### flow/design.v
`timescale 1ns/1ps
module fir(
	input			clk_100k,
	input			rst_n,
	input 	signed [8:0]	samp_in,
	output 	signed [8:0]	fir_out	
);
wire	signed [15:0]	b[0:20];
reg	signed [8:0]	samp[0:20]; 
wire signed [24:0]	mult[0:20];
wire signed [33:0]	sum;
assign b[0] = 16'h0312;
assign b[1] = 16'h03F8;
assign b[2] = 16'h0694;
assign b[3] = 16'h0AAD;
assign b[4] = 16'h0FE6;
assign b[5] = 16'h15BC;
assign b[6] = 16'h1B9F;
assign b[7] = 16'h20F9;
assign b[8] = 16'h2539;
assign b[9] = 16'h27F6;
assign b[10] = 16'h28E9;
assign b[11] = 16'h27F6;
assign b[12] = 16'h2539;
assign b[13] = 16'h20F9;
assign b[14] = 16'h1B9F;
assign b[15] = 16'h15BC;
assign b[16] = 16'h0FE6;
assign b[17] = 16'h0AAD;
assign b[18] = 16'h0694;
assign b[19] = 16'h03F8;
assign b[20] = 16'h0312;
integer i;
always @(posedge clk_100k or negedge rst_n) begin
	if(!rst_n) begin
		for(i=20;i>=0;i=i-1)begin
			samp[i] <= 0;
		end
	end
	else begin  
		for(i=20;i>0;i=i-1)begin
			samp[i] <= samp[i-1];
		end
		samp[0] <= samp_in;
	end
end
genvar j;
for(j=0;j<=20;j=j+1)begin
	assign mult[j] = $signed(samp[j])*$signed(b[j]);
end
assign sum = mult[0]+mult[1]+mult[2]+mult[3]+mult[4]+mult[5]+mult[6]+mult[7]+mult[8]+mult[9]+mult[10]+mult[11]+mult[12]+mult[13]+mult[14]+mult[15]+mult[16]+mult[17]+mult[18]+mult[19]+mult[20];
assign fir_out = sum[24:16];
endmodule
### flow/run.sh
#!/bin/bash
# the make line also repeats each setting of config.mk as NAME=value (left out here)
make -C /OpenROAD-flow-scripts/flow DESIGN_CONFIG=/design/flow/config.mk WORK_HOME=/design/flow/orfs CLKGATE_MAP_FILE= finish
### flow/config.mk
export PLATFORM = sky130hd
export DESIGN_NAME = fir
export DESIGN_NICKNAME = fir
export VERILOG_FILES = /design/flow/design.v
export SDC_FILE = /design/flow/constraint.sdc
export NUM_CORES = 4
export LEC_CHECK = 0
export ABC_AREA = 1
export CAP_MARGIN = 20
export CELL_PAD_IN_SITES_GLOBAL_PLACEMENT = 0
export CORE_ASPECT_RATIO = 0.83
export CORE_MARGIN = 2
export CORE_UTILIZATION = 72
export CTS_CLUSTER_DIAMETER = 217
export CTS_CLUSTER_SIZE = 14
export GPL_ROUTABILITY_DRIVEN = 1
export MAX_ROUTING_LAYER = met4
export MIN_ROUTING_LAYER = met1
export PLACE_DENSITY_LB_ADDON = 0.21
export SETUP_SLACK_MARGIN = 2.24
export SLEW_MARGIN = 20
### flow/constraint.sdc
create_clock -name core_clock -period 12.7 [get_ports {clk_100k}]
set_input_delay 2.5400 -clock core_clock [delete_from_list [all_inputs] [get_ports {clk_100k}]]
set_output_delay 2.5400 -clock core_clock [all_outputs]
set_load 0.01 [all_outputs]
==> flow_summary.ini, run 1 <==
; flow metrics
[run_status]
status = complete, but fails checks
failed_checks = negative setup slack

[worst_setup_path]
cp_max_fo = 4
ff2ff_path_depth = 1
cp_common_cell = fa_1
cp-end-kind = output pin
crit_slowest_cell = fa_2
cp.depth = 43
arrival_ns = 11.93
worstSetupEndpoint = fir_out[8]
ff2ff_setup_slack_ns = 11.59
setup.worst_path.class = reg2out
max_stage_delay_ns = 0.62
crit_path_start_kind = flop
reg2reg_to = samp[18][8]
crit_required_ns = 10.16
critPathBufInv = 12
rr_startpoint = samp[17][8]
critPathLaunch = samp[4][2]
worst_path_dominant_cell_family = adder cells

[hold_path]
hold_class = reg2reg
min_delay_path_depth = 0
worstHoldStart = samp[4][7]
min_to = samp[5][7]

[route]
vias = 41079
ant_nets = 0
drt_iter0_drc = 3534
dr.pass1.iters = 6
viasPerCell = 5.70
avgRoutedWirePerCell_um = 23.4
drcViolationCount = 0
routed_wl_um = 169000

[placed_design]
place_inst = 7136
io_buffers = 19
post-dp-hpwl_um = 144000
gp_congestion = 1.06

[logic_synthesis]
ys_sh_xor = 0.0314
most_common_cell = inv_1
async_reset_ff_frac = 1.00
yosys_warnings = 2
synthCells = 5389
top_cell_area_share = 0.406
logic_family = adder cells
edf_count = 0
topCellsByArea = fa_1 41%, ha_1 27%, inv_1 12%
ff_type = dfrtp_1
synth_top_cell_by_area = fa_1
adder_share = 0.676
synth-simple-area-share = 0.0476
avgSynthCellArea_um2 = 10.1
mappedNetlistNets = 7683
yosysSeqAreaShare = 0.0867
syn_area_um2 = 54600
ys_area_um2 = 54600
compound_area_frac = 0.0376
synth_cell_types = 51
ys_sh_mux = 0
synth-seq-cells = 189
ys_cells = 5389
common_cells = 1,746 x inv_1, 1,175 x ha_1, 1,108 x fa_1, 336 x nand2_1, 196 x a21oi_1

[clock_network]
clock_latency_ns = 0.56
cts.reportedPaths.clkPinSlew_ns = 0.09
h-tree-depth = 4
root_buffer = clkbuf_16
clk_path_buf_depth = 2
cts.sinks = 189
cts_inserted_buffers = 17
cts_hold_buf = 0
cts_tree = done

[die]
core_area_um2 = 74700
dieArea_um2 = 78000
num_rows = 91
fp_util = 0.731
ios = 20
fp.dieW_um = 306
die.size.y_um = 255

[global_route]
track_usage = 0.469
grt_max_degree = 80
grt_pass1_wl_um = 261000
antenna_found_initial = 5
grt_pass1_vias = 45622
grt-ovfl-total = 0

[timing]
tns_ns = -14.95
period_used_share = 1.14
maxSlewViolCount = 0
setup_ws_ns = -1.77
rsz0062_at_grt = yes
maxSlewHeadroom = 0.349
finClkSkew_ns = 0.0262
tightest_slew_ns = 0.976
setup_violations = 9
holdWs_ns = 0.486
fmax_ghz = 0.0691
min_period_ns = 14.47
finalHoldViolCount = 0

[layout]
nets = 8504
final_cell_count_no_fill = 7206
post-route-util = 0.857
syn2layout_area_growth_pct = 17.3
fillers = 3976

[run]
tool_warnings = 135
max_cap_viol_count = 0
-- per-layer routing --
layer | global-route usage | part of all wire | up-vias
li1 | - | - | 17795
met1 | 0.584 | 0.38 | 20494
met2 | 0.720 | 0.46 | 2127
met3 | 0.122 | 0.10 | 663
met4 | 0.234 | 0.062 | 0
met5 | - | 0 | -
-- area by class of cell --
cell class,count,area (µm²),area share
Inverter,1752,6580,0.103
Tap cell,976,1220,0.0191
Sequential cell,189,4740,0.0740
Antenna cell,7,17.5,0.000274
Clock buffer,17,425,0.00664
Multi-Input combinational cell,3445,44700,0.699
Clock inverter,15,195,0.00305
Timing Repair Buffer,805,6130,0.0958
-- per-stage QoR --
stage	cell area, µm²	setup slack [ns]
floorplan	55100	-0.396
global placement	62200	-1.55
detailed placement	62200	-1.66
CTS	63600	-1.59
global route	64000	-2.06
finish	64000	-1.77
-- what timing repair did --
action	4_1_cts	5_1_grt
setup buffers	19	12
setup endpoints to repair	9	9
pin swaps	110	68
gates resized	194	68
gates cloned	0	0
==> run 2, diff against run 1 <==
CAP_MARGIN = 15   (was 20)
CELL_PAD_IN_SITES_GLOBAL_PLACEMENT = not set   (was 0)
CORE_ASPECT_RATIO = 0.84   (was 0.83)
CTS_CLUSTER_DIAMETER = 396   (was 217)
CTS_CLUSTER_SIZE = not set   (was 14)
GPL_ROUTABILITY_DRIVEN = not set   (was 1)
MAX_ROUTING_LAYER = not set   (was met4)
MIN_ROUTING_LAYER = not set   (was met1)
PLACE_DENSITY_LB_ADDON = not set   (was 0.21)
SETUP_SLACK_MARGIN = 1.45   (was 2.24)
clock period = 11.9 ns   (was 12.7 ns; I/O delays follow)
==> run 2 against run 1 <==
Compared with the run above: first-iteration DRC count down 5.5%; hold slack worse by 0.0033 ns; still fails the layout checks on negative setup slack; highest routed layer is now met5; final cell count about the same.
==> flow_summary.ini, run 2 <==
; flow metrics
[run_status]
status = complete, but fails checks
failed_checks = negative setup slack

[worst_setup_path]
setup.worst_path.class = reg2out
ff2ff_path_depth = 0
max_stage_delay_ns = 0.62
worstSetupEndpoint = fir_out[8]
crit_slowest_cell = fa_2
critPathBufInv = 9
cp_common_cell = fa_1
cp-end-kind = output pin
crit_path_start_kind = flop
crit_required_ns = 9.52
cp_max_fo = 4
ff2ff_setup_slack_ns = 10.82
critPathLaunch = samp[5][4]
cp.depth = 41
rr_startpoint = samp[3][1]
worst_path_dominant_cell_family = adder cells
reg2reg_to = samp[4][1]
arrival_ns = 11.97

[route]
ant_nets = 0
dr.pass1.iters = 6
drt_iter0_drc = 3338
avgRoutedWirePerCell_um = 22.4
routed_wl_um = 162000
viasPerCell = 5.57
vias = 40210
drcViolationCount = 0

[timing]
setup_ws_ns = -2.45
min_period_ns = 14.35
period_used_share = 1.21
fmax_ghz = 0.0697
rsz0062_at_grt = yes
maxSlewHeadroom = 0.445
tightest_slew_ns = 0.832
setup_violations = 9
finalHoldViolCount = 0
finClkSkew_ns = 0.0249
maxSlewViolCount = 0
holdWs_ns = 0.483

[layout]
flop_area_um2 = 4740
fillers = 4102
final_area_um2 = 64100
nets = 8506
logic_area_um2 = 44700
syn2layout_area_growth_pct = 17.4

[global_route]
grt_max_degree = 89
grt_pass1_wl_um = 249000
track_usage = 0.430
grt_pass1_vias = 44907
use_met2 = 0.678
grt_util_met3 = 0.0975
grt-ovfl-total = 0
grtUsageMet1 = 0.573
antenna_found_initial = 4
top_usage_layer = met2

[logic_synthesis]
logic_family = adder cells
synthCells = 5389
common_cells = 1,746 x inv_1, 1,175 x ha_1, 1,108 x fa_1, 336 x nand2_1, 196 x a21oi_1
yosysSeqAreaShare = 0.0867
ys_sh_mux = 0
ys_area_um2 = 54600
synth-seq-cells = 189
yosys_warnings = 2
avgSynthCellArea_um2 = 10.1
syn_area_um2 = 54600
ff_type = dfrtp_1
top_cell_area_share = 0.406
mappedNetlistNets = 7683
ys_cells = 5389
synth_top_cell_by_area = fa_1
async_reset_ff_frac = 1.00
adder_share = 0.676
most_common_cell = inv_1
synth-simple-area-share = 0.0476
topCellsByArea = fa_1 41%, ha_1 27%, inv_1 12%
ys_sh_xor = 0.0314
compound_area_frac = 0.0376
edf_count = 0
synth_cell_types = 51

[clock_network]
clk_path_buf_depth = 2
cts_inserted_buffers = 17
h-tree-depth = 4
cts_tree = done
cts.sinks = 189
cts_hold_buf = 0
root_buffer = clkbuf_16
clock_latency_ns = 0.52
cts.reportedPaths.clkPinSlew_ns = 0.08

[die]
ios = 20
dieArea_um2 = 78000
num_rows = 92
core_area_um2 = 75100
die.size.y_um = 256
fp.dieW_um = 304
fp_util = 0.727

[placed_design]
dpl_cell_area_um2 = 62300
gp_congestion = 1.00
io_buffers = 19
post-dp-hpwl_um = 141000

[hold_path]
min_delay_path_depth = 0
worstHoldStart = samp[4][6]
min_to = samp[5][6]
hold_class = reg2reg

[run]
tool_warnings = 138
max_cap_viol_count = 0
-- run 2: final cells by class --
class                      count  share of cell area
multi-input combinational   3445               0.698
timing repair buffer         807              0.0959
sequential                   189              0.0739
tap                          987              0.0193
inverter                    1752               0.103
clock buffer                  21             0.00734
clock inverter                11             0.00275
antenna                        1           0.0000391
-- run 2: repair_timing --
action                                  in CTS  in global routing
setup buffers                                5                 21
resized                                    118                152
endpoints found under the setup margin       9                  9
pin swaps                                   76                118
endpoints found under the hold margin        0                  0
-- run 2: per-stage QoR --
step | setup slack, ns | TNS (ns) | instances | utilization
2_1_floorplan | -1.04 | -8.01 | 5389 | -
3_3_place_gp | -2.14 | -18.20 | 7154 | 0.830
3_5_place_dp | -2.31 | -19.54 | 7154 | 0.830
4_1_cts | -2.31 | -20.27 | 7191 | 0.843
5_1_grt | -2.69 | -23.10 | 7212 | 0.853
6_report | -2.45 | -20.99 | 7213 | 0.853
-- run 2: routing by layer --
layer / share of wire / up-vias
li1: - / 17777
met1: 0.39 / 20187
met2: 0.46 / 1741
met3: 0.096 / 501
met4: 0.055 / 4
met5: 0.00013 / -
==> run 3, diff against run 2 <==
ABC_AREA = 0   (was 1)
CAP_MARGIN = 20   (was 15)
CORE_ASPECT_RATIO = not set   (was 0.84)
CTS_CLUSTER_DIAMETER = 178   (was 396)
CTS_CLUSTER_SIZE = 98   (was not set)
SETUP_SLACK_MARGIN = 2.65   (was 1.45)
TNS_END_PERCENT = 5   (was not set)
clock period = 9.16 ns   (was 11.9 ns; I/O delays follow)
==> run 3 against run 2 <==
Compared with the run above: the layout still fails its checks (negative setup slack); hold slack better by 0.0099 ns; clock skew down 0.0089 ns; synthesized cell count decreased by 7.6%; worst setup slack got worse by 2.6 ns; clock-buffer cell count shrank 3; area after synthesis is 1.7% lower; sequential cell count unchanged; first-iteration DRC count fell by 22%; largest cell class unchanged.
==> flow_summary.ini, run 3 <==
; flow metrics
[layout]
fillers = 4040
nets = 8302
final_area_um2 = 63700
syn2layout_area_growth_pct = 18.8

[logic_synthesis]
mappedNetlistNets = 7272
ys_sh_mux = 0.00133
top_cell_area_share = 0.414
ys_cells = 4978
synth-seq-cells = 189
logic_family = adder cells
compound_area_frac = 0.0482
async_reset_ff_frac = 1.00
synthCells = 4978
yosysSeqAreaShare = 0.0882
synth_cell_types = 71
syn_area_um2 = 53600
edf_count = 0
common_cells = 1,579 x inv_1, 1,175 x ha_1, 1,108 x fa_1, 189 x dfrtp_1, 127 x a21oi_1
most_common_cell = inv_1
ys_area_um2 = 53600
synth_top_cell_by_area = fa_1
avgSynthCellArea_um2 = 10.8
adder_share = 0.688
ff_type = dfrtp_1
ys_sh_xor = 0.0335
synth-simple-area-share = 0.0297
yosys_warnings = 2
topCellsByArea = fa_1 41%, ha_1 27%, inv_1 11%

[die]
num_rows = 100
fp.dieW_um = 277
ios = 20
core_area_um2 = 74100
die.size.y_um = 277
fp_util = 0.724
dieArea_um2 = 76700

[clock_network]
cts_tree = done
cts.reportedPaths.clkPinSlew_ns = 0.09
clk_path_buf_depth = 2
cts.sinks = 189
cts_inserted_buffers = 17
root_buffer = clkbuf_16
clock_latency_ns = 0.53
h-tree-depth = 4

[hold_path]
min_delay_path_depth = 0
hold_class = reg2reg
min_to = samp[1][5]
worstHoldStart = samp[0][5]

[worst_setup_path]
setup.worst_path.class = reg2out
cp_common_cell = fa_1
arrival_ns = 12.36
worstSetupEndpoint = fir_out[6]
cp-end-kind = output pin
worst_path_dominant_cell_family = adder cells
critPathBufInv = 12
cp.depth = 39
crit_slowest_cell = fa_2
crit_path_start_kind = flop
max_stage_delay_ns = 0.70
ff2ff_path_depth = 2
cp_max_fo = 5
critPathLaunch = samp[11][2]
crit_required_ns = 7.33
reg2reg_to = samp[11][0]
ff2ff_setup_slack_ns = 8.07
rr_startpoint = samp[10][0]

[timing]
setup_violations = 9
tns_ns = -44.21
setup_ws_ns = -5.04
holdWs_ns = 0.493
period_used_share = 1.55
finalHoldViolCount = 0
min_period_ns = 14.20
maxSlewViolCount = 0
fmax_ghz = 0.0704
finClkSkew_ns = 0.0160
rsz0062_at_grt = yes
maxSlewHeadroom = 0.336
tightest_slew_ns = 0.996

[global_route]
grt_pass1_vias = 44189
track_usage = 0.433
grt-ovfl-total = 0
antenna_found_initial = 8
grt_pass1_wl_um = 245000
grt_max_degree = 69

[route]
ant_nets = 0
avgRoutedWirePerCell_um = 22.4
drt_iter0_drc = 2588
viasPerCell = 5.57
routed_wl_um = 157000
vias = 38942
dr.pass1.iters = 5
drcViolationCount = 0

[placed_design]
gp_congestion = 1.02
dpl_cell_area_um2 = 62600
io_buffers = 19
dpl_worst_slack_ns = -4.83
post-dp-hpwl_um = 138000

[run]
tool_warnings = 137
max_cap_viol_count = 0

[run_status]
failed_checks = negative setup slack
status = complete, but fails checks
run 3: per-stage QoR:
stage,instances,utilization
2_1_floorplan,4978,-
3_3_place_gp,6939,0.845
3_5_place_dp,6939,0.845
4_1_cts,6985,0.858
5_1_grt,6990,0.860
6_report,6995,0.860
run 3: cell type report:
class                      count  area (µm²)  share of cell area
clock inverter                14         189             0.00296
sequential                   189        4730              0.0742
timing repair buffer        1017        7730               0.121
multi-input combinational   3204       43500               0.682
antenna                        5        12.5            0.000196
clock buffer                  18         439             0.00689
inverter                    1579        5930              0.0930
tap                          969        1210              0.0190
run 3: repair_timing:
action                                  CTS  global route
gates resized                            73            29
endpoints found under the setup margin    9             9
hold buffers                              0             0
pin swaps                                71            35
buffers inserted                         14             5
run 3: metal layers:
metal	wire, µm	global-route usage
met1	58700	0.542
met5	0	0
met4	12200	0.279
met3	13400	0.0931
met2	72400	0.688
==> run 4, diff against run 3 <==
ABC_AREA = not set   (was 0)
CTS_CLUSTER_DIAMETER = not set   (was 178)
CTS_CLUSTER_SIZE = not set   (was 98)
MAX_ROUTING_LAYER = met4   (was not set)
SETUP_SLACK_MARGIN = not set   (was 2.65)
TNS_END_PERCENT = not set   (was 5)
clock period = 13.1 ns   (was 9.16 ns; I/O delays follow)
==> run 4 against run 3 <==
Compared with the run above: the layout still fails its checks (negative setup slack); synthesized cell count did not move; non-clock buffer count fell by 276; area after synthesis did not move; clock-buffer cell count rose by 2; design area fell by 2.6%; highest routed layer unchanged; first-iteration DRC count fell by 8.5%; clock skew rose by 0.0057 ns.
==> flow_summary.ini, run 4 <==
; flow metrics
[route]
wl_met3_um = 12100
drcViolationCount = 0
routed_wl_um = 149000
drt_iter0_drc = 2368
wl_met1_um = 56600
wl_met2_um = 68900
dr.pass1.iters = 7
vias = 37476
ant_nets = 0
viasPerCell = 5.58
top_layer_used = met4
avgRoutedWirePerCell_um = 22.1

[logic_synthesis]
avgSynthCellArea_um2 = 10.8
most_common_cell = inv_1
compound_area_frac = 0.0482
edf_count = 0
syn_area_um2 = 53600
synth-seq-cells = 189
topCellsByArea = fa_1 41%, ha_1 27%, inv_1 11%
common_cells = 1,579 x inv_1, 1,175 x ha_1, 1,108 x fa_1, 189 x dfrtp_1, 127 x a21oi_1
synthCells = 4978
ys_area_um2 = 53600
async_reset_ff_frac = 1.00
synth-simple-area-share = 0.0297
yosys_warnings = 2
mappedNetlistNets = 7272
ys_cells = 4978
synth_cell_types = 71
top_cell_area_share = 0.414
synth_top_cell_by_area = fa_1
ys_sh_xor = 0.0335
ys_sh_mux = 0.00133
logic_family = adder cells
yosysSeqAreaShare = 0.0882
adder_share = 0.688
ff_type = dfrtp_1

[placed_design]
place_inst = 6660
io_buffers = 19
gp_congestion = 1.03
post-dp-hpwl_um = 131000
dpl_cell_area_um2 = 60500

[worst_setup_path]
setup.worst_path.class = reg2out
rr_startpoint = samp[10][0]
critPathLaunch = samp[11][2]
ff2ff_path_depth = 0
crit_required_ns = 10.48
crit_path_start_kind = flop
reg2reg_to = samp[11][0]
worstSetupEndpoint = fir_out[7]
worst_path_dominant_cell_family = adder cells
max_stage_delay_ns = 0.67
cp.depth = 44
arrival_ns = 12.25
crit_slowest_cell = fa_2
ff2ff_setup_slack_ns = 12.03
cp_common_cell = fa_1
cp-end-kind = output pin
cp_max_fo = 4
critPathBufInv = 13

[run_status]
status = complete, but fails checks
failed_checks = negative setup slack

[timing]
tns_ns = -14.88
tightest_slew_ns = 0.877
rsz0062_at_grt = yes
finClkSkew_ns = 0.0217
fmax_ghz = 0.0673
period_used_share = 1.14
maxSlewViolCount = 0
setup_violations = 9
min_period_ns = 14.87
setup_ws_ns = -1.77
maxSlewHeadroom = 0.415
finalHoldViolCount = 0

[die]
fp.dieW_um = 277
fp_util = 0.724
ios = 20
num_rows = 100
core_area_um2 = 74100
dieArea_um2 = 76700
die.size.y_um = 277

[layout]
final_cell_count_no_fill = 6719
nets = 8026
final_area_um2 = 62100
syn2layout_area_growth_pct = 15.8

[clock_network]
clock_latency_ns = 0.53
cts_tree = done
root_buffer = clkbuf_16
cts.sinks = 189
cts_inserted_buffers = 17
cts.reportedPaths.clkPinSlew_ns = 0.10
cts_hold_buf = 0
clk_path_buf_depth = 2
h-tree-depth = 4

[hold_path]
min_to = samp[1][5]
worstHoldStart = samp[0][5]
min_delay_path_depth = 0
hold_class = reg2reg

[global_route]
antenna_found_initial = 7
track_usage = 0.421
grt_pass1_wl_um = 231000
grt_max_degree = 99
grt-ovfl-total = 0
grt_pass1_vias = 41515

[run]
tool_warnings = 137
max_cap_viol_count = 0
[run 4: timing repair]
| item | in CTS | in global routing |
|---|---|---|
| endpoints found under the setup margin | 9 | 9 |
| pin swaps | 91 | 131 |
| buffers inserted | 15 | 16 |
| cloned | 0 | 0 |
| endpoints found under the hold margin | 0 | 0 |
| resized | 112 | 84 |
[run 4: metal layers]
layer,GRT usage,vias up
met3,0.0891,500
met1,0.519,18911
met2,0.648,1381
met4,0.248,0
li1,-,16684
met5,-,-
[run 4: area by class of cell]
| class | instances | area [µm²] |
|---|---|---|
| diodes | 5 | 12.5 |
| clock inverters | 12 | 171 |
| fillers | 4373 | 12000 |
| inverters | 1579 | 5930 |
| flip-flops and latches | 189 | 4740 |
| clock buffers | 20 | 457 |
| multi-input cells | 3204 | 43900 |
| repair buffers | 741 | 5670 |
| well taps | 969 | 1210 |
[run 4: through the flow]
stage / setup WS [ns] / util / hold slack [ns]
floorplan: -0.481 / - / 0.403
global placement: -1.85 / 0.817 / 0.461
detailed placement: -2.00 / 0.817 / 0.464
CTS: -1.69 / 0.832 / 0.494
global route: -2.05 / 0.838 / 0.504
finish: -1.77 / 0.838 / 0.507
==> run 5, diff against run 4 <==
CELL_PAD_IN_SITES_DETAIL_PLACEMENT = 1   (was not set)
CELL_PAD_IN_SITES_GLOBAL_PLACEMENT = 2   (was not set)
CORE_ASPECT_RATIO = 0.6   (was not set)
CTS_CLUSTER_DIAMETER = 52   (was not set)
GPL_ROUTABILITY_DRIVEN = 1   (was not set)
MAX_ROUTING_LAYER = not set   (was met4)
MIN_ROUTING_LAYER = met2   (was not set)
PLACE_DENSITY_LB_ADDON = 0.21   (was not set)
clock period = 19.7 ns   (was 13.1 ns; I/O delays follow)
==> run 5 against run 4 <==
Compared with the run above: die area about the same; synthesized cell count stayed put; area after synthesis unchanged; the run now fails in global placement without I/O (3_1_place_gp_skip_io).
==> flow_summary.ini, run 5 <==
; generated from flow reports
[logic_synthesis]
syn_area_um2 = 53600
topCellsByArea = fa_1 41%, ha_1 27%, inv_1 11%
yosys_warnings = 2
ff_type = dfrtp_1
edf_count = 0
synth_top_cell_by_area = fa_1
ys_sh_xor = 0.0335
common_cells = 1,579 x inv_1, 1,175 x ha_1, 1,108 x fa_1, 189 x dfrtp_1, 127 x a21oi_1
adder_share = 0.688
ys_cells = 4978
yosysSeqAreaShare = 0.0882
ys_sh_mux = 0.00133
ys_area_um2 = 53600
most_common_cell = inv_1
top_cell_area_share = 0.414
compound_area_frac = 0.0482
synth-seq-cells = 189
synth-simple-area-share = 0.0297
mappedNetlistNets = 7272
avgSynthCellArea_um2 = 10.8
logic_family = adder cells
synth_cell_types = 71
synthCells = 4978
async_reset_ff_frac = 1.00

[die]
fp_util = 0.728
die.size.y_um = 215
num_rows = 77
core_area_um2 = 73700
fp.dieW_um = 356
dieArea_um2 = 76800

[run_status]
error = [ERROR FLW-0024] Place density exceeds 1.0 (current PLACE_DENSITY_LB_ADDON =  0.21). Please check if the value of  PLACE_DENSITY_LB_ADDON is between 0 and 0.99.
lastStage = global placement without I/O (3_1_place_gp_skip_io)
status = stopped before the end
==> run 6, diff against run 5 <==
ABC_AREA = 1   (was not set)
CAP_MARGIN = 5   (was 20)
CELL_PAD_IN_SITES_DETAIL_PLACEMENT = not set   (was 1)
CELL_PAD_IN_SITES_GLOBAL_PLACEMENT = not set   (was 2)
CORE_ASPECT_RATIO = 0.63   (was 0.6)
CTS_CLUSTER_DIAMETER = 223   (was 52)
CTS_CLUSTER_SIZE = 80   (was not set)
GPL_ROUTABILITY_DRIVEN = not set   (was 1)
MAX_ROUTING_LAYER = met4   (was not set)
MIN_ROUTING_LAYER = not set   (was met2)
PLACE_DENSITY = 0.35   (was not set)
PLACE_DENSITY_LB_ADDON = not set   (was 0.21)
SETUP_SLACK_MARGIN = 2.63   (was not set)
SLEW_MARGIN = 0   (was 20)
TNS_END_PERCENT = 35   (was not set)
clock period = 9.16 ns   (was 19.7 ns; I/O delays follow)
==> run 6 against run 5 <==
Compared with the run above: the layout now fails its checks (negative setup slack); area after synthesis rose by 1.8%; die area grew 1.7%; synthesized cell count grew 8.3%.
==> flow_summary.ini, run 6 <==
; flow metrics
[logic_synthesis]
ys_sh_xor = 0.0314
avgSynthCellArea_um2 = 10.1
top_cell_area_share = 0.406
ys_area_um2 = 54600
common_cells = 1,746 x inv_1, 1,175 x ha_1, 1,108 x fa_1, 336 x nand2_1, 196 x a21oi_1
synth_cell_types = 51
syn_area_um2 = 54600
ys_sh_mux = 0
topCellsByArea = fa_1 41%, ha_1 27%, inv_1 12%
synth-simple-area-share = 0.0476
logic_family = adder cells
synth-seq-cells = 189
compound_area_frac = 0.0376
yosys_warnings = 2
yosysSeqAreaShare = 0.0867
async_reset_ff_frac = 1.00
synthCells = 5389
synth_top_cell_by_area = fa_1
mappedNetlistNets = 7683
adder_share = 0.676
ff_type = dfrtp_1
ys_cells = 5389
most_common_cell = inv_1
edf_count = 0

[die]
ios = 20
fp.dieW_um = 351
core_area_um2 = 75400
fp_util = 0.724
die.size.y_um = 223
num_rows = 80
dieArea_um2 = 78100

[clock_network]
root_buffer = clkbuf_16
h-tree-depth = 4
cts_tree = done
cts_inserted_buffers = 17
clock_latency_ns = 0.56
clk_path_buf_depth = 2
cts.sinks = 189
cts.reportedPaths.clkPinSlew_ns = 0.09
cts_hold_buf = 0

[timing]
min_period_ns = 14.45
tightest_slew_ns = 1.01
fmax_ghz = 0.0692
rsz0062_at_grt = yes
maxSlewHeadroom = 0.324
setup_violations = 9
period_used_share = 1.58
tns_ns = -45.90
holdWs_ns = 0.484
setup_ws_ns = -5.29
maxSlewViolCount = 0
finClkSkew_ns = 0.0232
finalHoldViolCount = 0

[route]
routed_wl_um = 190000
ant_nets = 0
vias = 44054
drt_iter0_drc = 4925
drcViolationCount = 0
avgRoutedWirePerCell_um = 25.3
viasPerCell = 5.86
dr.pass1.iters = 8

[hold_path]
worstHoldStart = samp[9][4]
min_delay_path_depth = 0
hold_class = reg2reg
min_to = samp[10][4]

[worst_setup_path]
worstSetupEndpoint = fir_out[3]
crit_slowest_cell = fa_2
max_stage_delay_ns = 0.63
worst_path_dominant_cell_family = adder cells
cp-end-kind = output pin
crit_path_start_kind = flop
reg2reg_to = samp[15][0]
setup.worst_path.class = reg2out
critPathBufInv = 16
cp.depth = 42
critPathLaunch = samp[1][7]
ff2ff_setup_slack_ns = 8.13
arrival_ns = 12.62
cp_common_cell = fa_1
crit_required_ns = 7.33
cp_max_fo = 5
rr_startpoint = samp[14][0]
ff2ff_path_depth = 2

[layout]
syn2layout_area_growth_pct = 21.3
nets = 8766
flop_area_um2 = 4740
logic_area_um2 = 44800
fillers = 3605
post-route-util = 0.879

[global_route]
grt-ovfl-total = 0
track_usage = 0.511
grt_pass1_wl_um = 280000
grt_pass1_vias = 47771
grt_max_degree = 139
antenna_found_initial = 6

[placed_design]
post-dp-hpwl_um = 158000
io_buffers = 19
gp_congestion = 1.06

[run]
max_cap_viol_count = 0
tool_warnings = 140

[run_status]
failed_checks = negative setup slack
status = complete, but fails checks
## run 6: area by class of cell
class / instances / share of cell area
tap: 1025 / 0.0194
multi-input combinational: 3445 / 0.677
sequential: 189 / 0.0716
clock inverter: 13 / 0.00187
timing repair buffer: 1067 / 0.123
clock buffer: 19 / 0.00684
antenna: 9 / 0.000340
inverter: 1752 / 0.0994
## run 6: routing by layer
metal  part of all wire  up-vias  track usage
met5                  0        -            -
met4              0.064        0        0.240
met3               0.15      899        0.205
met2               0.41     3042        0.699
met1               0.37    21788        0.665
li1                   -    18325            -
## run 6: repair_timing
action                     4_1_cts  5_1_grt
setup endpoints to repair        9        9
pin swaps                      149      109
buffers inserted                26       12
cloned                           0        0
resized                        211      144
## run 6: per-stage QoR
step	std cells	setup WS, ns	cell area, µm²
6_report	7519	-5.29	66200
5_1_grt	7517	-5.28	66200
4_1_cts	7498	-4.67	65600
3_3_place_gp	7440	-4.65	64000
3_5_place_dp	7440	-4.81	64000
2_1_floorplan	5389	-3.23	55000
==> run 7, diff against run 6 <==
ABC_AREA = not set   (was 1)
CAP_MARGIN = 20   (was 5)
CELL_PAD_IN_SITES_DETAIL_PLACEMENT = 1   (was not set)
CORE_ASPECT_RATIO = 0.75   (was 0.63)
CORE_UTILIZATION = 59   (was 72)
CTS_CLUSTER_DIAMETER = 289   (was 223)
CTS_CLUSTER_SIZE = 43   (was 80)
GPL_ROUTABILITY_DRIVEN = 0   (was not set)
MAX_ROUTING_LAYER = not set   (was met4)
PLACE_DENSITY = 0.63   (was 0.35)
SETUP_SLACK_MARGIN = 0.78   (was 2.63)
SLEW_MARGIN = 20   (was 0)
TNS_END_PERCENT = 100   (was 35)
clock period = 9.81 ns   (was 9.16 ns; I/O delays follow)
==> run 7 against run 6 <==
Compared with the run above: area after synthesis fell by 1.7%; die area rose by 20%; synthesized cell count fell by 7.6%; the flow now stops in global routing (5_1_grt).
==> flow_summary.ini, run 7 <==
; generated from flow reports
[global_route]
track_usage = 0.828
grt-ovfl-total = 329

[logic_synthesis]
syn_area_um2 = 53600
mappedNetlistNets = 7272
yosysSeqAreaShare = 0.0882
avgSynthCellArea_um2 = 10.8
ys_cells = 4978
synth_top_cell_by_area = fa_1
synth-simple-area-share = 0.0297
topCellsByArea = fa_1 41%, ha_1 27%, inv_1 11%
logic_family = adder cells
synthCells = 4978
yosys_warnings = 2
common_cells = 1,579 x inv_1, 1,175 x ha_1, 1,108 x fa_1, 189 x dfrtp_1, 127 x a21oi_1
ys_sh_xor = 0.0335
ys_area_um2 = 53600
synth-seq-cells = 189
edf_count = 0
top_cell_area_share = 0.414
ff_type = dfrtp_1
compound_area_frac = 0.0482
ys_sh_mux = 0.00133
adder_share = 0.688
async_reset_ff_frac = 1.00
most_common_cell = inv_1
synth_cell_types = 71

[clock_network]
clk_path_buf_depth = 2
root_buffer = clkbuf_16
h-tree-depth = 4
cts.sinks = 189
cts_inserted_buffers = 17

[die]
core_area_um2 = 89900
fp_util = 0.597
dieArea_um2 = 93400
num_rows = 95
die.size.y_um = 265
ios = 20
fp.dieW_um = 352

[placed_design]
dpl_worst_slack_ns = -4.93
post-dp-hpwl_um = 196000
io_buffers = 19

[run_status]
lastStage = global routing (5_1_grt)
error = [ERROR GRT-0116] Global routing finished with congestion. Check the congestion regions in the DRC Viewer.
status = stopped before the end
run 7: metal layers:
| layer | GRT usage | overflow |
|---|---|---|
| met3 | 0.713 | 5 |
| met5 | 0.450 | 1 |
| met1 | 0.807 | 5 |
| met4 | 0.862 | 137 |
| met2 | 0.967 | 181 |
run 7: timing repair:
item,in CTS
endpoints found under the setup margin,9
hold buffers,0
gates resized,214
buffers inserted,33
pin swaps,141
run 7: metrics by stage:
stage / instances / cell area [µm²]
2_1_floorplan: 4978 / 53900
3_3_place_gp: 7221 / 63200
3_5_place_dp: 7221 / 63200
4_1_cts: 7286 / 64900
==> run 8, diff against run 7 <==
ABC_AREA = 1   (was not set)
CELL_PAD_IN_SITES_DETAIL_PLACEMENT = not set   (was 1)
CELL_PAD_IN_SITES_GLOBAL_PLACEMENT = 0   (was not set)
CORE_ASPECT_RATIO = 0.83   (was 0.75)
CORE_UTILIZATION = 72   (was 59)
CTS_CLUSTER_DIAMETER = 217   (was 289)
CTS_CLUSTER_SIZE = 14   (was 43)
GPL_ROUTABILITY_DRIVEN = 1   (was 0)
HOLD_SLACK_MARGIN = 0.3   (was not set)
MAX_ROUTING_LAYER = met4   (was not set)
MIN_ROUTING_LAYER = met1   (was not set)
PLACE_DENSITY = not set   (was 0.63)
PLACE_DENSITY_LB_ADDON = 0.2   (was not set)
SETUP_SLACK_MARGIN = -0.46   (was 0.78)
TNS_END_PERCENT = not set   (was 100)
clock period = 9.17 ns   (was 9.81 ns; I/O delays follow)
==> run 8 against run 7 <==
Compared with the run above: the layout now fails its checks (negative setup slack); synthesized cell count increased by 8.3%; die area decreased by 16%; area after synthesis increased by 1.8%.
==> flow_summary.ini, run 8 <==
; flow metrics
[run_status]
status = complete, but fails checks
failed_checks = negative setup slack

[timing]
tns_ns = -43.30
rsz0062_at_grt = yes
fmax_ghz = 0.0710
finClkSkew_ns = 0.0306
setup_ws_ns = -4.91
maxSlewHeadroom = 0.291
setup_violations = 9
min_period_ns = 14.08
period_used_share = 1.54
tightest_slew_ns = 1.06
maxSlewViolCount = 0
finalHoldViolCount = 0
holdWs_ns = 0.540

[logic_synthesis]
async_reset_ff_frac = 1.00
topCellsByArea = fa_1 41%, ha_1 27%, inv_1 12%
ys_sh_xor = 0.0314
ys_sh_mux = 0
compound_area_frac = 0.0376
synth-seq-cells = 189
common_cells = 1,746 x inv_1, 1,175 x ha_1, 1,108 x fa_1, 336 x nand2_1, 196 x a21oi_1
yosys_warnings = 2
avgSynthCellArea_um2 = 10.1
synth_top_cell_by_area = fa_1
synthCells = 5389
top_cell_area_share = 0.406
most_common_cell = inv_1
edf_count = 0
ys_cells = 5389
mappedNetlistNets = 7683
yosysSeqAreaShare = 0.0867
synth_cell_types = 51
synth-simple-area-share = 0.0476
syn_area_um2 = 54600
adder_share = 0.676
ys_area_um2 = 54600
ff_type = dfrtp_1
logic_family = adder cells

[worst_setup_path]
critPathBufInv = 12
arrival_ns = 12.25
crit_path_start_kind = flop
cp_common_cell = fa_1
setup.worst_path.class = reg2out
cp_max_fo = 4
ff2ff_setup_slack_ns = 8.14
crit_required_ns = 7.34
max_stage_delay_ns = 0.77
ff2ff_path_depth = 2
rr_startpoint = samp[15][6]
crit_slowest_cell = fa_2
worst_path_dominant_cell_family = adder cells
cp-end-kind = output pin
critPathLaunch = samp[5][1]
reg2reg_to = samp[16][6]
cp.depth = 40
worstSetupEndpoint = fir_out[7]

[die]
ios = 20
num_rows = 91
die.size.y_um = 255
core_area_um2 = 74700
fp_util = 0.731
dieArea_um2 = 78000
fp.dieW_um = 306

[layout]
fillers = 3409
post-route-util = 0.886
syn2layout_area_growth_pct = 21.3
nets = 8735
final_area_um2 = 66200

[route]
viasPerCell = 5.89
routed_wl_um = 188000
drcViolationCount = 0
dr.pass1.iters = 9
vias = 43785
avgRoutedWirePerCell_um = 25.3
drt_iter0_drc = 4418
ant_nets = 0

[global_route]
grt_max_degree = 128
track_usage = 0.510
grt_pass1_vias = 48783
antenna_found_initial = 15
grt-ovfl-total = 0
grt_pass1_wl_um = 281000

[run]
tool_warnings = 137
max_cap_viol_count = 0

[placed_design]
dpl_cell_area_um2 = 63800
post-dp-hpwl_um = 151000
gp_congestion = 1.06
io_buffers = 19

[clock_network]
cts.reportedPaths.clkPinSlew_ns = 0.10
root_buffer = clkbuf_16
clock_latency_ns = 0.55
h-tree-depth = 4
clk_path_buf_depth = 2
cts_inserted_buffers = 17
cts_tree = done
cts.sinks = 189

[hold_path]
hold_class = reg2reg
min_delay_path_depth = 0
worstHoldStart = samp[4][7]
min_to = samp[5][7]
[run 8: area by class of cell]
cell class | instances | area [µm²] | share of cell area
flip-flops and latches | 189 | 4740 | 0.0716
inverters | 1752 | 6580 | 0.0993
repair buffers | 1036 | 7840 | 0.118
well taps | 976 | 1220 | 0.0184
multi-input cells | 3445 | 45200 | 0.684
clock inverters | 11 | 108 | 0.00163
clock buffers | 19 | 433 | 0.00654
diodes | 11 | 27.5 | 0.000416
[run 8: what timing repair did]
item	CTS	global route
setup endpoints to repair	9	9
resized	261	105
buffers inserted	32	15
hold buffers	0	0
pin swaps	202	117
[run 8: per-stage QoR]
step	setup WS, ns	std cells
6_report	-4.91	7439
5_1_grt	-5.31	7439
4_1_cts	-4.45	7413
3_5_place_dp	-4.56	7353
3_3_place_gp	-4.34	7353
2_1_floorplan	-3.22	5389
[run 8: routing by layer]
metal	wire, µm	track usage	up-vias
met5	0	-	-
met2	82800	0.764	2925
met4	17000	0.344	0
met1	66100	0.597	21481
met3	22200	0.158	1148
li1	-	-	18231
==> run 9, diff against run 8 <==
ABC_AREA = not set   (was 1)
CAP_MARGIN = 5   (was 20)
CELL_PAD_IN_SITES_GLOBAL_PLACEMENT = not set   (was 0)
CORE_ASPECT_RATIO = 1.52   (was 0.83)
CORE_MARGIN = 3   (was 2)
CORE_UTILIZATION = 29   (was 72)
CTS_CLUSTER_DIAMETER = not set   (was 217)
CTS_CLUSTER_SIZE = not set   (was 14)
GPL_ROUTABILITY_DRIVEN = 0   (was 1)
GPL_TIMING_DRIVEN = 1   (was not set)
HOLD_SLACK_MARGIN = not set   (was 0.3)
MAX_ROUTING_LAYER = met5   (was met4)
MIN_ROUTING_LAYER = met2   (was met1)
PLACE_DENSITY_LB_ADDON = 0.17   (was 0.2)
SETUP_SLACK_MARGIN = 1.01   (was -0.46)
SLEW_MARGIN = 5   (was 20)
clock period = 16.0 ns   (was 9.17 ns; I/O delays follow)
==> run 9 against run 8 <==
Compared with the run above: now clean on timing, DRC and antenna; routed wire length down 0.71%; first-iteration DRC count up 71%; critical path depth up 1; worst setup slack better by 5.4 ns; via count up 9.9%; utilization down 56 points; final cell count up 3.0%; die area up 140%; critical path type unchanged.
==> flow_summary.ini, run 9 <==
; flow metrics
[worst_setup_path]
ff2ff_path_depth = 0
ff2ff_setup_slack_ns = 14.63
crit_required_ns = 12.80
reg2reg_to = samp[11][0]
cp.depth = 41
cp-end-kind = output pin
critPathLaunch = samp[15][5]
max_stage_delay_ns = 0.58
arrival_ns = 12.33
cp_max_fo = 4
setup.worst_path.class = reg2out
crit_slowest_cell = fa_2
cp_common_cell = fa_1
worst_path_dominant_cell_family = adder cells
worstSetupEndpoint = fir_out[8]
crit_path_start_kind = flop
rr_startpoint = samp[10][0]
critPathBufInv = 10

[die]
ios = 20
dieArea_um2 = 190000
core_area_um2 = 184000
num_rows = 194
fp.dieW_um = 355
die.size.y_um = 536
fp_util = 0.292

[logic_synthesis]
common_cells = 1,579 x inv_1, 1,175 x ha_1, 1,108 x fa_1, 189 x dfrtp_1, 127 x a21oi_1
ys_cells = 4978
synth-simple-area-share = 0.0297
yosysSeqAreaShare = 0.0882
async_reset_ff_frac = 1.00
synth-seq-cells = 189
ys_sh_xor = 0.0335
adder_share = 0.688
edf_count = 0
syn_area_um2 = 53600
mappedNetlistNets = 7272
ys_sh_mux = 0.00133
most_common_cell = inv_1
top_cell_area_share = 0.414
avgSynthCellArea_um2 = 10.8
yosys_warnings = 2
synthCells = 4978
compound_area_frac = 0.0482
ff_type = dfrtp_1
synth_top_cell_by_area = fa_1
topCellsByArea = fa_1 41%, ha_1 27%, inv_1 11%
logic_family = adder cells
synth_cell_types = 71
ys_area_um2 = 53600

[clock_network]
cts.sinks = 189
h-tree-depth = 4
clk_path_buf_depth = 2
cts.reportedPaths.clkPinSlew_ns = 0.09
cts_tree = done
root_buffer = clkbuf_16
cts_inserted_buffers = 17
clock_latency_ns = 0.60

[timing]
rsz0062_at_grt = yes
period_used_share = 0.971
min_period_ns = 15.53
finClkSkew_ns = 0.0444
tns_ns = 0
setup_violations = 0
fmax_ghz = 0.0644
maxSlewHeadroom = 0.207
maxSlewViolCount = 0
tightest_slew_ns = 1.19
holdWs_ns = 0.482
finalHoldViolCount = 0

[layout]
syn2layout_area_growth_pct = 11.8
post-route-util = 0.326
nets = 7451
flop_area_um2 = 4750
logic_area_um2 = 44200
fillers = 18923

[hold_path]
worstHoldStart = samp[1][5]
hold_class = reg2reg
min_to = samp[2][5]
min_delay_path_depth = 0

[run]
tool_warnings = 136
max_cap_viol_count = 0

[global_route]
grt_pass1_wl_um = 273000
grt-ovfl-total = 0
track_usage = 0.308
grt_pass1_vias = 57494
grt_max_degree = 73
antenna_found_initial = 38

[route]
vias = 48112
routed_wl_um = 187000
viasPerCell = 6.28
drcViolationCount = 0
avgRoutedWirePerCell_um = 24.4
dr.pass1.iters = 47
drt_iter0_drc = 7573
ant_nets = 0

[run_status]
status = no timing/DRC/antenna violations

[placed_design]
post-dp-hpwl_um = 156000
io_buffers = 19
## run 9: per-stage QoR
| step | instances | cell area [µm²] | setup slack (ns) |
|---|---|---|---|
| floorplan | 4978 | 53600 | 1.27 |
| global placement | 7540 | 57600 | 0.0486 |
| detailed placement | 7540 | 57600 | 0.0613 |
| CTS | 7599 | 59000 | 0.407 |
| global route | 7645 | 59900 | 0.0804 |
| finish | 7661 | 59900 | 0.468 |
## run 9: cell type report
class	instances	share of cell area
clock inverter	14	0.00315
antenna	41	0.00171
multi-input combinational	3204	0.737
sequential	189	0.0792
timing repair buffer	166	0.0218
clock buffer	18	0.00716
tap	2450	0.0511
inverter	1579	0.0991
## run 9: repair_timing
item                       4_1_cts  5_1_grt
pin swaps                       75      120
setup endpoints to repair        9        9
hold buffers                     0        0
resized                        169      142
buffers inserted                27       21
## run 9: per-layer routing
metal / GRT usage / vias to the layer above / part of all wire
met1: - / 18019 / 0
li1: - / 15455 / -
met4: 0.0627 / 50 / 0.10
met5: 0.117 / - / 0.0079
met3: 0.369 / 1295 / 0.35
met2: 0.397 / 13293 / 0.54
==> run 10, diff against run 9 <==
CAP_MARGIN = 20   (was 5)
CORE_ASPECT_RATIO = not set   (was 1.52)
CORE_MARGIN = 2   (was 3)
CORE_UTILIZATION = 40   (was 29)
GPL_ROUTABILITY_DRIVEN = not set   (was 0)
GPL_TIMING_DRIVEN = 0   (was 1)
MAX_ROUTING_LAYER = not set   (was met5)
PLACE_DENSITY_LB_ADDON = not set   (was 0.17)
SETUP_SLACK_MARGIN = -0.78   (was 1.01)
SLEW_MARGIN = 20   (was 5)
==> run 10 against run 9 <==
Compared with the run above: now fails the layout checks on negative setup slack; first-iteration DRC count shrank 22%; non-clock buffer count shrank 112.
==> flow_summary.ini, run 10 <==
; flow metrics
[layout]
nets = 7339
final_cell_count_no_fill = 6865
syn2layout_area_growth_pct = 7.03

[worst_setup_path]
cp_common_cell = fa_1
cp.depth = 42
worst_path_dominant_cell_family = adder cells
cp_max_fo = 5
cp-end-kind = output pin
rr_startpoint = samp[17][6]
ff2ff_setup_slack_ns = 14.88
arrival_ns = 13.33
crit_required_ns = 12.80
crit_path_start_kind = flop
worstSetupEndpoint = fir_out[8]
critPathLaunch = samp[9][0]
ff2ff_path_depth = 0
reg2reg_to = samp[18][6]
critPathBufInv = 11
crit_slowest_cell = fa_2
setup.worst_path.class = reg2out
max_stage_delay_ns = 0.63

[die]
core_area_um2 = 133000
ios = 20
fp_util = 0.402
fp.dieW_um = 370
num_rows = 134
die.size.y_um = 370
dieArea_um2 = 137000

[run]
max_cap_viol_count = 0
tool_warnings = 132

[timing]
period_used_share = 1.03
setup_ws_ns = -0.530
finalHoldViolCount = 0
min_period_ns = 16.53
tightest_slew_ns = 0.922
setup_violations = 9
tns_ns = -3.11
fmax_ghz = 0.0605
finClkSkew_ns = 0.0278
maxSlewHeadroom = 0.383
holdWs_ns = 0.485
maxSlewViolCount = 0

[logic_synthesis]
synth_cell_types = 71
mappedNetlistNets = 7272
adder_share = 0.688
ys_cells = 4978
yosysSeqAreaShare = 0.0882
yosys_warnings = 2
compound_area_frac = 0.0482
synth-seq-cells = 189
ys_area_um2 = 53600
top_cell_area_share = 0.414
ys_sh_mux = 0.00133
avgSynthCellArea_um2 = 10.8
logic_family = adder cells
most_common_cell = inv_1
ys_sh_xor = 0.0335
async_reset_ff_frac = 1.00
edf_count = 0
topCellsByArea = fa_1 41%, ha_1 27%, inv_1 11%
synth-simple-area-share = 0.0297
synth_top_cell_by_area = fa_1
synthCells = 4978
syn_area_um2 = 53600
ff_type = dfrtp_1
common_cells = 1,579 x inv_1, 1,175 x ha_1, 1,108 x fa_1, 189 x dfrtp_1, 127 x a21oi_1

[route]
avgRoutedWirePerCell_um = 21.0
routed_wl_um = 144000
vias = 46262
drcViolationCount = 0
ant_nets = 0
drt_iter0_drc = 5919
dr.pass1.iters = 9
viasPerCell = 6.74

[global_route]
grt_pass1_wl_um = 221000
grtUsageMet1 = 0
use_met2 = 0.365
grt_util_met3 = 0.474
antenna_found_initial = 24
grt-ovfl-total = 0
top_usage_layer = met3
grt_max_degree = 77
grt_pass1_vias = 55952
track_usage = 0.328

[clock_network]
cts.reportedPaths.clkPinSlew_ns = 0.10
clock_latency_ns = 0.58
h-tree-depth = 4
root_buffer = clkbuf_16
cts_hold_buf = 0
cts.sinks = 189
clk_path_buf_depth = 2
cts_inserted_buffers = 17
cts_tree = done

[placed_design]
dpl_worst_slack_ns = -1.42
post-dp-hpwl_um = 124000
gp_congestion = 1.04
io_buffers = 19
place_inst = 6767

[hold_path]
min_delay_path_depth = 0
min_to = samp[17][4]
worstHoldStart = samp[16][4]
hold_class = reg2reg

[run_status]
failed_checks = negative setup slack
status = complete, but fails checks
[run 10: what timing repair did]
item | CTS | global route
cloned | 0 | 0
gates resized | 24 | 76
setup buffers | 6 | 21
endpoints found under the setup margin | 7 | 8
pin swaps | 5 | 26
[run 10: final cells by class]
class | count | area (µm²)
multi-input cells | 3204 | 43300
repair buffers | 48 | 463
plain buffers | 6 | 38.8
well taps | 1768 | 2210
clock inverters | 14 | 191
diodes | 39 | 97.6
fillers | 12784 | 75900
flip-flops and latches | 189 | 4760
clock buffers | 18 | 439
inverters | 1579 | 5930
[run 10: metal layers]
metal	vias to the layer above	share of wire
li1	15238	-
met1	17818	0
met2	12168	0.49
met3	936	0.43
met4	102	0.068
met5	-	0.021
[run 10: metrics by stage]
step | cell area (µm²) | utilization
after floorplan | 53600 | -
after global placement | 56000 | 0.420
after detailed placement | 56100 | 0.421
after CTS | 56900 | 0.427
after global routing | 57400 | 0.430
final | 57400 | 0.431
==> run 11, diff against run 10 <==
CAP_MARGIN = 0   (was 20)
CELL_PAD_IN_SITES_DETAIL_PLACEMENT = 1   (was not set)
CELL_PAD_IN_SITES_GLOBAL_PLACEMENT = 2   (was not set)
CORE_ASPECT_RATIO = 0.6   (was not set)
CORE_MARGIN = 8   (was 2)
CORE_UTILIZATION = 59   (was 40)
CTS_CLUSTER_DIAMETER = 52   (was not set)
CTS_CLUSTER_SIZE = 87   (was not set)
GPL_ROUTABILITY_DRIVEN = 0   (was not set)
GPL_TIMING_DRIVEN = not set   (was 0)
MAX_ROUTING_LAYER = met4   (was not set)
MIN_ROUTING_LAYER = met1   (was met2)
PLACE_DENSITY_LB_ADDON = 0.21   (was not set)
SETUP_SLACK_MARGIN = not set   (was -0.78)
TNS_END_PERCENT = 35   (was not set)
clock period = 10.1 ns   (was 16.0 ns; I/O delays follow)
==> run 11 against run 10 <==
Compared with the run above: the flow now stops in global routing (5_1_grt); area after synthesis unchanged; synthesized cell count unchanged; die area down 26%.
==> flow_summary.ini, run 11 <==
; generated from flow reports
[logic_synthesis]
compound_area_frac = 0.0482
async_reset_ff_frac = 1.00
adder_share = 0.688
logic_family = adder cells
yosys_warnings = 2
top_cell_area_share = 0.414
synthCells = 4978
edf_count = 0
synth-simple-area-share = 0.0297
yosysSeqAreaShare = 0.0882
most_common_cell = inv_1
avgSynthCellArea_um2 = 10.8
ys_cells = 4978
ff_type = dfrtp_1
topCellsByArea = fa_1 41%, ha_1 27%, inv_1 11%
ys_sh_mux = 0.00133
syn_area_um2 = 53600
ys_area_um2 = 53600
common_cells = 1,579 x inv_1, 1,175 x ha_1, 1,108 x fa_1, 189 x dfrtp_1, 127 x a21oi_1
ys_sh_xor = 0.0335
mappedNetlistNets = 7272
synth_top_cell_by_area = fa_1
synth-seq-cells = 189
synth_cell_types = 71

[clock_network]
cts.sinks = 189
cts_hold_buf = 0
root_buffer = clkbuf_16
cts_inserted_buffers = 17
h-tree-depth = 4
clk_path_buf_depth = 2

[placed_design]
place_inst = 7218
dpl_worst_slack_ns = -4.87
io_buffers = 19
post-dp-hpwl_um = 212000

[die]
ios = 20
num_rows = 85
die.size.y_um = 250
dieArea_um2 = 101000
core_area_um2 = 89900
fp.dieW_um = 405
fp_util = 0.597

[run_status]
status = stopped before the end
error = [ERROR GRT-0116] Global routing finished with congestion. Check the congestion regions in the DRC Viewer.
lastStage = global routing (5_1_grt)

[global_route]
grt-ovfl-total = 56
track_usage = 0.728
[run 11: layer usage]
layer | GRT overflow | global-route usage
met1 | 1 | 0.692
met2 | 27 | 0.863
met3 | 1 | 0.608
met4 | 27 | 0.720
met5 | - | -
[run 11: stage by stage]
| step | utilization | instance area [µm²] | hold WS (ns) |
|---|---|---|---|
| after global placement | 0.704 | 63300 | 0.502 |
| after CTS | 0.712 | 64000 | 0.522 |
| after detailed placement | 0.704 | 63300 | 0.508 |
| after floorplan | - | 53900 | 0.403 |
[run 11: what timing repair did]
action / CTS
buffers inserted: 6
gates resized: 58
endpoints found under the setup margin: 9
pin swaps: 29
==> run 12, diff against run 11 <==
CAP_MARGIN = 15   (was 0)
CELL_PAD_IN_SITES_DETAIL_PLACEMENT = not set   (was 1)
CELL_PAD_IN_SITES_GLOBAL_PLACEMENT = not set   (was 2)
CORE_ASPECT_RATIO = not set   (was 0.6)
CORE_MARGIN = 2   (was 8)
CORE_UTILIZATION = 40   (was 59)
CTS_CLUSTER_DIAMETER = 235   (was 52)
CTS_CLUSTER_SIZE = 40   (was 87)
GPL_TIMING_DRIVEN = 0   (was not set)
MIN_ROUTING_LAYER = not set   (was met1)
PLACE_DENSITY_LB_ADDON = not set   (was 0.21)
TNS_END_PERCENT = not set   (was 35)
clock period = 16.0 ns   (was 10.1 ns; I/O delays follow)
==> run 12 against run 11 <==
Compared with the run above: now fails the layout checks on negative setup slack; die area up 36%; area after synthesis unchanged; synthesized cell count unchanged.
==> flow_summary.ini, run 12 <==
; flow metrics
[route]
dr.pass1.iters = 5
routed_wl_um = 133000
avgRoutedWirePerCell_um = 19.4
ant_nets = 0
vias = 33023
drcViolationCount = 0
drt_iter0_drc = 1721
viasPerCell = 4.82

[worst_setup_path]
ff2ff_setup_slack_ns = 14.97
crit_required_ns = 12.80
cp_common_cell = fa_2
arrival_ns = 12.88
rr_startpoint = samp[10][8]
setup.worst_path.class = reg2out
cp_max_fo = 3
critPathBufInv = 11
cp.depth = 42
max_stage_delay_ns = 0.64
cp-end-kind = output pin
worstSetupEndpoint = fir_out[7]
crit_slowest_cell = fa_2
ff2ff_path_depth = 0
worst_path_dominant_cell_family = adder cells
crit_path_start_kind = flop
reg2reg_to = samp[11][8]
critPathLaunch = samp[9][2]

[hold_path]
min_to = samp[5][1]
min_delay_path_depth = 0
worstHoldStart = samp[4][1]
hold_class = reg2reg

[run]
max_cap_viol_count = 0
tool_warnings = 134

[die]
core_area_um2 = 133000
die.size.y_um = 370
fp_util = 0.402
fp.dieW_um = 370
num_rows = 134
dieArea_um2 = 137000
ios = 20

[clock_network]
h-tree-depth = 4
root_buffer = clkbuf_16
clk_path_buf_depth = 2
cts_hold_buf = 0
cts_inserted_buffers = 17
cts.sinks = 189
cts.reportedPaths.clkPinSlew_ns = 0.10
cts_tree = done
clock_latency_ns = 0.53

[global_route]
antenna_found_initial = 3
grt_pass1_vias = 36495
grt-ovfl-total = 0
track_usage = 0.213
grt_max_degree = 81
grt_pass1_wl_um = 212000

[logic_synthesis]
ys_sh_xor = 0.0335
ff_type = dfrtp_1
ys_area_um2 = 53600
topCellsByArea = fa_1 41%, ha_1 27%, inv_1 11%
syn_area_um2 = 53600
synthCells = 4978
synth-simple-area-share = 0.0297
ys_cells = 4978
mappedNetlistNets = 7272
synth-seq-cells = 189
edf_count = 0
common_cells = 1,579 x inv_1, 1,175 x ha_1, 1,108 x fa_1, 189 x dfrtp_1, 127 x a21oi_1
logic_family = adder cells
yosys_warnings = 2
compound_area_frac = 0.0482
adder_share = 0.688
synth_top_cell_by_area = fa_1
async_reset_ff_frac = 1.00
top_cell_area_share = 0.414
synth_cell_types = 71
yosysSeqAreaShare = 0.0882
avgSynthCellArea_um2 = 10.8
ys_sh_mux = 0.00133
most_common_cell = inv_1

[placed_design]
io_buffers = 19
post-dp-hpwl_um = 120000
dpl_worst_slack_ns = -1.33

[run_status]
failed_checks = negative setup slack
status = complete, but fails checks

[layout]
logic_area_um2 = 43700
syn2layout_area_growth_pct = 8.01
fillers = 12625
nets = 7367
flop_area_um2 = 4770

[timing]
finClkSkew_ns = 0.0235
min_period_ns = 16.08
setup_violations = 3
rsz0062_at_grt = yes
tns_ns = -0.181
maxSlewViolCount = 0
period_used_share = 1.01
finalHoldViolCount = 0
fmax_ghz = 0.0622
tightest_slew_ns = 0.800
setup_ws_ns = -0.0818
maxSlewHeadroom = 0.465
[run 12: routing by layer]
metal | vias to the layer above | wire length, µm | track usage | part of all wire
met5 | - | 0 | - | 0
met4 | 0 | 4740 | 0.0664 | 0.036
met3 | 144 | 5800 | 0.0241 | 0.044
met2 | 595 | 62800 | 0.341 | 0.47
met1 | 16917 | 59800 | 0.283 | 0.45
li1 | 15367 | - | - | -
[run 12: what timing repair did]
action / CTS / global route
pin swaps: 72 / 62
resized: 153 / 74
buffers inserted: 43 / 12
endpoints found under the hold margin: 0 / 0
endpoints found under the setup margin: 9 / 9
[run 12: layout make-up]
cell class | count | area share
flip-flops and latches | 189 | 0.0824
clock inverters | 15 | 0.00326
well taps | 1768 | 0.0382
inverters | 1579 | 0.103
multi-input cells | 3204 | 0.754
repair buffers | 76 | 0.0118
clock buffers | 17 | 0.00734
diodes | 3 | 0.000130
plain buffers | 6 | 0.000734
[run 12: metrics by stage]
step	std cells	hold slack (ns)	area, µm²	utilization
after detailed placement	6767	0.484	56100	0.421
final	6857	0.482	57900	0.435
after global placement	6765	0.479	56000	0.420
after floorplan	4978	0.403	53600	-
after global routing	6854	0.490	57900	0.435
after CTS	6842	0.488	57600	0.432
==> run 13, diff against run 12 <==
CAP_MARGIN = 20   (was 15)
CELL_PAD_IN_SITES_GLOBAL_PLACEMENT = 0   (was not set)
CORE_ASPECT_RATIO = 1.47   (was not set)
CORE_UTILIZATION = 68   (was 40)
CTS_CLUSTER_DIAMETER = not set   (was 235)
CTS_CLUSTER_SIZE = not set   (was 40)
GPL_ROUTABILITY_DRIVEN = 1   (was 0)
GPL_TIMING_DRIVEN = not set   (was 0)
MAX_ROUTING_LAYER = not set   (was met4)
MIN_ROUTING_LAYER = met1   (was not set)
PLACE_DENSITY_LB_ADDON = 0.21   (was not set)
SETUP_SLACK_MARGIN = 4.55   (was not set)
clock period = 19.7 ns   (was 16.0 ns; I/O delays follow)
==> run 13 against run 12 <==
Compared with the run above: now clean on timing, DRC and antenna; first-iteration DRC count is 4.0% higher; design area is 0.98% lower; register-to-register slack better by 3.6 ns; die area is 41% lower; clock skew is 0.0041 ns lower; sequential cell count stayed put; critical path depth is 1 lower; area after synthesis stayed put; worst setup slack better by 3.5 ns; hold slack worse by 0.040 ns; synthesized cell count stayed put; routed wire length is 6.9% higher; critical endpoint is now fir_out[6]; highest routed layer unchanged.
==> flow_summary.ini, run 13 <==
; flow metrics
[timing]
min_period_ns = 16.25
finalHoldViolCount = 0
fmax_ghz = 0.0615
rsz0062_at_grt = yes
tns_ns = 0
period_used_share = 0.825
setup_violations = 0
maxSlewHeadroom = 0.380
maxSlewViolCount = 0
finClkSkew_ns = 0.0194
tightest_slew_ns = 0.930

[logic_synthesis]
ys_sh_mux = 0.00133
most_common_cell = inv_1
mappedNetlistNets = 7272
topCellsByArea = fa_1 41%, ha_1 27%, inv_1 11%
yosys_warnings = 2
edf_count = 0
top_cell_area_share = 0.414
adder_share = 0.688
avgSynthCellArea_um2 = 10.8
ff_type = dfrtp_1
synth-simple-area-share = 0.0297
common_cells = 1,579 x inv_1, 1,175 x ha_1, 1,108 x fa_1, 189 x dfrtp_1, 127 x a21oi_1
synth_cell_types = 71
ys_sh_xor = 0.0335
yosysSeqAreaShare = 0.0882
compound_area_frac = 0.0482
async_reset_ff_frac = 1.00
synthCells = 4978
syn_area_um2 = 53600
synth_top_cell_by_area = fa_1
logic_family = adder cells
ys_area_um2 = 53600
synth-seq-cells = 189
ys_cells = 4978

[die]
fp_util = 0.689
num_rows = 124
ios = 20
core_area_um2 = 77900
die.size.y_um = 344
fp.dieW_um = 236
dieArea_um2 = 81200

[run]
max_cap_viol_count = 0
tool_warnings = 135

[worst_setup_path]
ff2ff_path_depth = 0
crit_required_ns = 15.76
crit_slowest_cell = fa_2
crit_path_start_kind = flop
cp.depth = 41
arrival_ns = 12.31
reg2reg_to = samp[11][0]
critPathBufInv = 11
cp_common_cell = fa_2
setup.worst_path.class = reg2out
critPathLaunch = samp[9][2]
cp_max_fo = 4
max_stage_delay_ns = 0.65
worst_path_dominant_cell_family = adder cells
ff2ff_setup_slack_ns = 18.57
rr_startpoint = samp[10][0]
worstSetupEndpoint = fir_out[6]
cp-end-kind = output pin

[run_status]
status = no timing/DRC/antenna violations

[hold_path]
worstHoldStart = samp[16][4]
hold_class = reg2reg
min_delay_path_depth = 0
min_to = samp[17][4]

[clock_network]
cts_inserted_buffers = 17
cts.reportedPaths.clkPinSlew_ns = 0.09
cts_tree = done
cts.sinks = 189
clk_path_buf_depth = 2
root_buffer = clkbuf_16
clock_latency_ns = 0.55
h-tree-depth = 4

[placed_design]
io_buffers = 19
post-dp-hpwl_um = 125000
gp_congestion = 0.969

[layout]
post-route-util = 0.736
syn2layout_area_growth_pct = 6.95
nets = 7387
fillers = 5556

[route]
dr.pass1.iters = 5
ant_nets = 0
vias = 34507
routed_wl_um = 142000
avgRoutedWirePerCell_um = 23.3
viasPerCell = 5.64
drt_iter0_drc = 1790
drcViolationCount = 0

[global_route]
grt_pass1_vias = 38924
track_usage = 0.375
grt-ovfl-total = 0
antenna_found_initial = 6
grt_pass1_wl_um = 221000
grt_max_degree = 79
run 13: layout make-up:
type | instances | area, µm² | area share
inverter | 1579 | 5940 | 0.104
tap | 1008 | 1260 | 0.0220
clock buffer | 17 | 425 | 0.00742
sequential | 189 | 4780 | 0.0834
timing repair buffer | 102 | 821 | 0.0143
clock inverter | 15 | 173 | 0.00301
multi-input combinational | 3204 | 44000 | 0.766
antenna | 3 | 7.51 | 0.000131
run 13: metal layers:
metal,part of all wire,GRT usage,up-vias,wire length [µm]
li1,-,-,15402,-
met2,0.50,0.651,885,71600
met5,0,0,-,0
met1,0.36,0.429,17785,51600
met3,0.046,0.0504,435,6600
met4,0.089,0.271,0,12700
run 13: what timing repair did:
item	CTS	global route
endpoints found under the setup margin	9	9
gates resized	165	103
hold endpoints to repair	0	0
hold buffers	0	0
buffers inserted	47	29
pin swaps	84	104
run 13: through the flow:
| stage | instance area [µm²] | worst slack [ns] | std cells | hold WS [ns] |
|---|---|---|---|---|
| after CTS | 56600 | 3.44 | 6085 | 0.429 |
| final | 57400 | 3.45 | 6117 | 0.442 |
| after floorplan | 53700 | 4.55 | 4978 | 0.403 |
| after detailed placement | 55100 | 3.04 | 6006 | 0.428 |
| after global placement | 55100 | 3.23 | 6006 | 0.432 |
| after global routing | 57400 | 3.18 | 6114 | 0.468 |
